== JK ==
==> flow/design.v (excerpt) <==
module topmodule (
    input clk,
    input en,reset,
    output [31:0] imem_addr,
    input  [31:0] imem_rdata,
    output [31:0] dmem_addr,
    output [31:0] dmem_wdata,
    output dmem_we,
    input  [31:0] dmem_rdata,
    output halted
);
    wire pcre,pcwe,npcre,npcwe,regbwe,regbre1,regbre2,sgen,alumux1sel,alumux2sel,aluoutre,aluoutwe,Are,Awe,Bre,Bwe,dmemwe,lmdre,lmdwe,reginmuxsel,irwe,swap,select;
    wire [1:0] immmuxsel,incdec;
    wire [3:0] alusel;
    wire [2:0] cond;
    wire [31:0] ir;
    controlunit cu(clk,en,reset,ir,pcre,pcwe,npcre,npcwe,regbwe,regbre1,regbre2,sgen,alumux1sel,alumux2sel,aluoutre,aluoutwe,Are,Awe,Bre,Bwe,dmemwe,lmdre,lmdwe,reginmuxsel,irwe,immmuxsel,alusel,cond,incdec,swap,select,halted);
    datapath dp(clk,reset,pcre,pcwe,npcre,npcwe,regbwe,regbre1,regbre2,sgen,alumux1sel,alumux2sel,aluoutre,aluoutwe,Are,Awe,Bre,Bwe,dmemwe,lmdre,lmdwe,reginmuxsel,irwe,immmuxsel,cond,alusel,ir,incdec,swap,select,
                imem_addr,imem_rdata,dmem_addr,dmem_wdata,dmem_we,dmem_rdata);
endmodule
clock: 4.47 ns
lec_check: 0
cap_margin: 20
cell_pad_in_sites_detail_placement: 0
cell_pad_in_sites_global_placement: 0
core_margin: 10
core_utilization: 59
gpl_timing_driven: 1
min_routing_layer: met2
place_density: 0.91
setup_slack_margin: 0.85
slew_margin: 30
run.sh (not shown) runs the stock make flow with config.mk's settings and CLKGATE_MAP_FILE=.
Status: JK FAILED at 5_1_grt (tool error)
--- input diff JK..MS ---
==> flow/config.mk <==
export PLATFORM = sky130hd
export DESIGN_NAME = topmodule
export DESIGN_NICKNAME = topmodule
export VERILOG_FILES = /design/flow/design.v
export SDC_FILE = /design/flow/constraint.sdc
export NUM_CORES = 4
export LEC_CHECK = 0
export CAP_MARGIN = 20
export CORE_MARGIN = 2
export CORE_UTILIZATION = 68
export CTS_CLUSTER_SIZE = 50
export HOLD_SLACK_MARGIN = -0.09
export SLEW_MARGIN = 20
export TNS_END_PERCENT = 5
==> flow/constraint.sdc <==
create_clock -name core_clock -period 4.72 [get_ports {clk}]
set_input_delay 0.9440 -clock core_clock [delete_from_list [all_inputs] [get_ports {clk}]]
set_output_delay 0.9440 -clock core_clock [all_outputs]
set_load 0.01 [all_outputs]
Findings:
- JK never completed, since it errored out during 5_1_grt.
- Layout checks on MS: not met. Flow itself completed; violations: negative setup slack.
- For gate count of the mapped netlist, MS and JK come out practically identical.
- Die size for MS: 20000 sq um down relative to JK
- MS against JK; sum of net half-perimeters after detailed placement is down by more than 10%.
- Comparing JK against MS, there is no change at all in maximum clock path buffer count.
- Reported for MS and JK, number of hold-repair buffers added at the cts stage turned out identical to the last digit.
- JK -> MS: horizontal die size decreased by more than 10%
## Diff of input files: AL against MS
--- a/flow/config.mk
+++ b/flow/config.mk
@@ -8,7 +8,4 @@
 export CAP_MARGIN = 20
 export CORE_MARGIN = 2
-export CORE_UTILIZATION = 68
-export CTS_CLUSTER_SIZE = 50
-export HOLD_SLACK_MARGIN = -0.09
+export CORE_UTILIZATION = 58
 export SLEW_MARGIN = 20
-export TNS_END_PERCENT = 5
==> flow/constraint.sdc <==
create_clock -name core_clock -period 2.94 [get_ports {clk}]
set_input_delay 0.5880 -clock core_clock [delete_from_list [all_inputs] [get_ports {clk}]]
set_output_delay 0.5880 -clock core_clock [all_outputs]
set_load 0.01 [all_outputs]
Not one of AL and MS finished clean. Changes observed in AL relative to MS: power share of the sequential group dropped 3.8 points, total die size climbed 12000 sq um. The final instance area in AL sits 7800 sq um above the value recorded for MS.

---

v19:
Starting RTL as in the previous note.
Settings: LEC_CHECK=0, ABC_AREA=1, CAP_MARGIN=20, CORE_MARGIN=2, CORE_UTILIZATION=72, CTS_CLUSTER_DIAMETER=363, CTS_CLUSTER_SIZE=43, HOLD_SLACK_MARGIN=0.29, PLACE_DENSITY=0.35, SETUP_SLACK_MARGIN=0.31, SLEW_MARGIN=40; clock period 1.06 ns.
v19: DPL-0038 in 4_1_cts -> run aborted
Modified inputs, v4 compared to v19
- a change of SLEW_MARGIN from 40 to 20
- a change of CORE_UTILIZATION from 72 to 68
- a change of PLACE_DENSITY from 0.35 to 0.6
- a deleted HOLD_SLACK_MARGIN that had been 0.29
- a deleted CTS_CLUSTER_DIAMETER that had been 363
- a deleted ABC_AREA that had been 1
- a deleted SETUP_SLACK_MARGIN that had been 0.31
- an added MAX_ROUTING_LAYER of met4
- a change of CAP_MARGIN from 20 to 5
- a change of the clock period (ns, I/O delays scaled along) from 1.06 to 4.5
==> results <==
Against v19, v4 comes in about 1.5% higher on die outline height. The die of v4 is larger than the one used in v19. Summary of v4 over v19: mean cell area of the mapped netlist increased 1.8 µm², placer's final routability congestion estimate decreased 0.17, proportion of register bits with asynchronous set or reset after synthesis essentially unchanged, post-synthesis share of cell area spent on full adders, half adders and majority gates essentially unchanged. Against v19, v4 comes in 2233 lower on number of cells in the design after placement. Against v19, v4 reports a gate count after technology mapping that is lower. Side by side, netlist area before placement turned out lower in v4 than in v19. Area of the core was lower in v19 than in v4. | v4 | all stages done | FAIL | negative setup slack |. Summary — placed wire-length estimate after detailed placement, v4 relative to v19: lower, by 71000 µm.
#### Input delta (v36 over v4)
- removing PLACE_DENSITY (formerly 0.6)
- changing CTS_CLUSTER_SIZE from 43 to 32
- changing CAP_MARGIN from 5 to 20
- setting TNS_END_PERCENT to 5 for the first time
- removing MAX_ROUTING_LAYER (formerly met4)
- setting HOLD_SLACK_MARGIN to -0.09 for the first time
- changing the clock period (ns, I/O delays scaled along) from 4.5 to 4.72
Results
- Per the comparison of v36 with v4, maximum frequency decreased by 2.0% relative to the old numbers, register area share after synthesis held, shortest period the worst path allows now larger.
- No crash in v36: every stage finished, but the layout fails its final checks due to negative setup slack.
- | ratio of final minimum period to clock period | higher: v4 |
- Summary — minimum hold slack, v36 relative to v4: lower, by 16 ps.
- v36 vs v4, setup slack went up by 130 ps.
- Against v4, number of global-route vias before repair in v36 rose slightly.
- When the final numbers for v4 and v36 were put side by side, the overall power after layout turned out to be smaller in v36.
- Placed instance area shrinks slightly when moving from v4 to v36.

---

## red
Starting RTL as in the previous note.
clock: 7.9 ns
lec_check: 0
abc_area: 0
cap_margin: 20
cell_pad_in_sites_detail_placement: 0
cell_pad_in_sites_global_placement: 0
core_margin: 9
core_utilization: 48
cts_cluster_size: 80
max_routing_layer: met4
min_routing_layer: met2
place_density_lb_addon: 0.23
slew_margin: 20
tns_end_percent: 5
FAIL red @ 5_1_grt: tool exited with error
The inputs of blue differ from those of red as listed below.
- CELL_PAD_IN_SITES_DETAIL_PLACEMENT: 0 -> unset
- CORE_MARGIN: 9 -> 2
- CELL_PAD_IN_SITES_GLOBAL_PLACEMENT: 0 -> unset
- PLACE_DENSITY_LB_ADDON: 0.23 -> unset
- SETUP_SLACK_MARGIN: unset -> 0.58
- CORE_UTILIZATION: 48 -> 61
- TNS_END_PERCENT: 5 -> unset
- MIN_ROUTING_LAYER: met2 -> unset
- ABC_AREA: 0 -> unset
- CTS_CLUSTER_SIZE: 80 -> unset
- PLACE_DENSITY: unset -> 0.6
- the clock period (ns, I/O delays scaled along): 7.9 -> 3.02
Findings:
No final results exist for blue, since it was stopped by error ODB-0269 during 5_1_grt. From blue to red, xor/xnor share of the synthesized area did not move at all. ~same number of enable flip-flop cells in red and blue. Comparing red and blue, post-detailed-placement cell area is lower on red. Relative to red, the die area measured on blue has decreased by more than a quarter. Summary of blue over red: worst-case setup slack after placement now smaller, routability congestion estimate from global placement lost 6.5%.
Modified inputs, green compared to blue
- SETUP_SLACK_MARGIN: 0.58 -> -0.26
- CORE_UTILIZATION: 61 -> 68
- PLACE_DENSITY: 0.6 -> unset
- CTS_CLUSTER_SIZE: unset -> 36
- MAX_ROUTING_LAYER: met4 -> unset
- the clock period (ns, I/O delays scaled along): 3.02 -> 3.99
Notes after the runs:
- green ran in full, but the layout does not pass; the checks complain about negative setup slack.
- green gives more starting density of the core than blue did.
- green gives less total number of placement rows than blue did.
- green -> blue: AND-OR/OR-AND share of the synthesized area delta 0, exact match
- Between blue and green, core box area is higher for blue, green comes in under that.
- Horizontal die dimension, blue and green: larger value in blue
- blue → green: height of the chip fell by 15 um, instance area after placement fell by 6.4%, HPWL after detailed placement fell by 11 mm.
- green vs blue — cell total after placement dropped 7.1%.
> inputs changed (green -> orange)
- SETUP_SLACK_MARGIN no longer set, was -0.26
- CTS_CLUSTER_SIZE now 57, was 36
- PLACE_DENSITY now 0.6, previously not set
- CORE_UTILIZATION now 57, was 68
- the clock period (ns, I/O delays scaled along) now 3.07, was 3.99
==> comparison <==
The flow for orange finished, though final verification flagged negative setup slack.
Going from green to orange, the die area was enlarged.
green -> orange: post-synth tally of flip-flops with integrated enable delta 0, exact match
When orange is set beside green, its combinational fraction of design power turns out to be 0.3 points larger.
Lower number of buffer and inverter stages on the critical path among green and orange: orange
Compared with green, orange improves first-pass GRT wire length.
Note that the clock power recorded for green amounts to 0.70 times the value seen in orange.
## Diff of input files: purple against orange
- CORE_UTILIZATION changed from 57 to 72
- PLACE_DENSITY changed from 0.6 to 0.66
- CTS_CLUSTER_SIZE removed (was 57)
- the clock period (ns, I/O delays scaled along) changed from 3.07 to 4.54
Results
The log for purple ends in 5_1_grt with error ODB-0269, so the run never completed.
Status: synthesized cell count parity (purple, orange)
Going from orange to purple, area of the die shrank by 21%, post-cts sizing count dropped 88, number of enable flip-flop cells barely changed, routability-driven placement congestion ratio now larger.
Compared with orange, in purple number of placed instances, taps included -672; horizontal die dimension lost 11%; half-perimeter wire length of the detailed placement result saw a decrease.

---

Setup of run 1:
Starting RTL as in the previous note.
clock: 2.59 ns
lec_check: 0
abc_area: 1
cap_margin: 20
core_aspect_ratio: 0.5
core_margin: 2
core_utilization: 72
cts_cluster_diameter: 376
cts_cluster_size: 69
place_density: 0.6
slew_margin: 20
Seen in the log of run 1: GRT-0232 during global routing, after which the run never completed.
## Diff of input files: run 2 against run 1
- CORE_ASPECT_RATIO no longer set, was 0.5
- ABC_AREA no longer set, was 1
- CTS_CLUSTER_SIZE no longer set, was 69
- SETUP_SLACK_MARGIN now 1.04, previously not set
- CORE_UTILIZATION now 57, was 72
- CTS_CLUSTER_DIAMETER no longer set, was 376
- PLACE_DENSITY no longer set, was 0.6
- the clock period (ns, I/O delays scaled along) now 3.83, was 2.59
Results
- Run 2: flow complete, layout not clean; failing: setup timing
- Run 1 never completed, since it errored out during global routing.
- Cell area after placement was higher in the run labelled run 1.
- Run 2 against run 1: die size rose by 0.016 mm2; TritonCTS buffer count up 71; area after synthesis fell by 0.0013 mm2; effective utilization at floorplan down 15 points; mean cell area of the mapped netlist shows an increase of about 22%.
> inputs changed (run 2 -> run 3)
- swapping 57 for 40 in CORE_UTILIZATION
- putting PLACE_DENSITY at 0.6 where nothing was set
- clearing SETUP_SLACK_MARGIN, which used to be 1.04
- swapping 3.83 for 4.45 in the clock period (ns, I/O delays scaled along)
==> results <==
Final checks on run 3, whose flow otherwise completed, came back failing, citing setup timing. [compare] base=run 2 new=run 3: post-synthesis average cell area did not really move, fmax went up, global-route usage went down, worst-case reg-to-reg path depth went up. Changes observed in run 3 relative to run 2: layout filler cell count climbed 5196; met2 usage dropped 20 points; final setup slack of the worst path climbed 750 ps; required time of the critical path climbed 680 ps; number of cells on the critical path climbed 5. Compared run 3 vs run 2, and worst-case vdd ir drop is down in run 3.

---

== north ==
topmodule again, from the RTL that the note above started with.
// topmodule
module topmodule (
    input clk,
    input en,reset,
    output [31:0] imem_addr,
    input  [31:0] imem_rdata,
    output [31:0] dmem_addr,
    output [31:0] dmem_wdata,
    output dmem_we,
    input  [31:0] dmem_rdata,
    output halted
);
==> flow/config.mk <==
export PLATFORM = sky130hd
export DESIGN_NAME = topmodule
export DESIGN_NICKNAME = topmodule
export VERILOG_FILES = /design/flow/design.v
export SDC_FILE = /design/flow/constraint.sdc
export NUM_CORES = 4
export LEC_CHECK = 0
export CAP_MARGIN = 20
export CORE_MARGIN = 2
export CORE_UTILIZATION = 57
export PLACE_DENSITY = 0.6
export SLEW_MARGIN = 20
==> flow/constraint.sdc <==
create_clock -name core_clock -period 5.43 [get_ports {clk}]
set_input_delay 1.0860 -clock core_clock [delete_from_list [all_inputs] [get_ports {clk}]]
set_output_delay 1.0860 -clock core_clock [all_outputs]
set_load 0.01 [all_outputs]
The flow did not stop early for north: all stages ran, and the layout cleared the timing, DRC and antenna checks.
## Diff of input files: south against north
Settings: a deleted PLACE_DENSITY that had been 0.6; an added PLACE_DENSITY_LB_ADDON of 0.0; a change of CORE_UTILIZATION from 57 to 70; an added CTS_CLUSTER_SIZE of 43; a change of the clock period (ns, I/O delays scaled along) from 5.43 to 1.67.
[summary]
Floorplan utilization was higher in south than in north. Max post-detailed-placement half-perimeter wirelength across north and south: south. north and south: one clean run, north; the rest did not finish clean. Between north and south, last weighted congestion value of the routability-driven placer increased. south vs. north: die size now sits lower; width of the die moved down; area reported by Yosys stat comparable.
Setup changes, south to east
Settings: an added SETUP_SLACK_MARGIN of 0.31; a change of the clock period (ns, I/O delays scaled along) from 1.67 to 1.06.
## What came out
Combined area of all synthesized cells: east vs south identical. Summary: final HPWL from detailed placement, east worse than south. Diff east..south | number of ports placed on the die boundary | unchanged. east failed in clock tree synthesis (4_1_cts) with DPL-0038. south: it failed during clock tree synthesis (4_1_cts), and the tool reported DPL-0033. Side by side, pre-CTS setup slack turned out lower in east than in south. The simple-gate portion of the synthesized area of east and that of south are within noise of each other. Reported for south and east, die outline area turned out identical to the last digit. On synthesized cell count, south tracks east almost exactly.
Power is estimated from default activity; no workload was simulated.
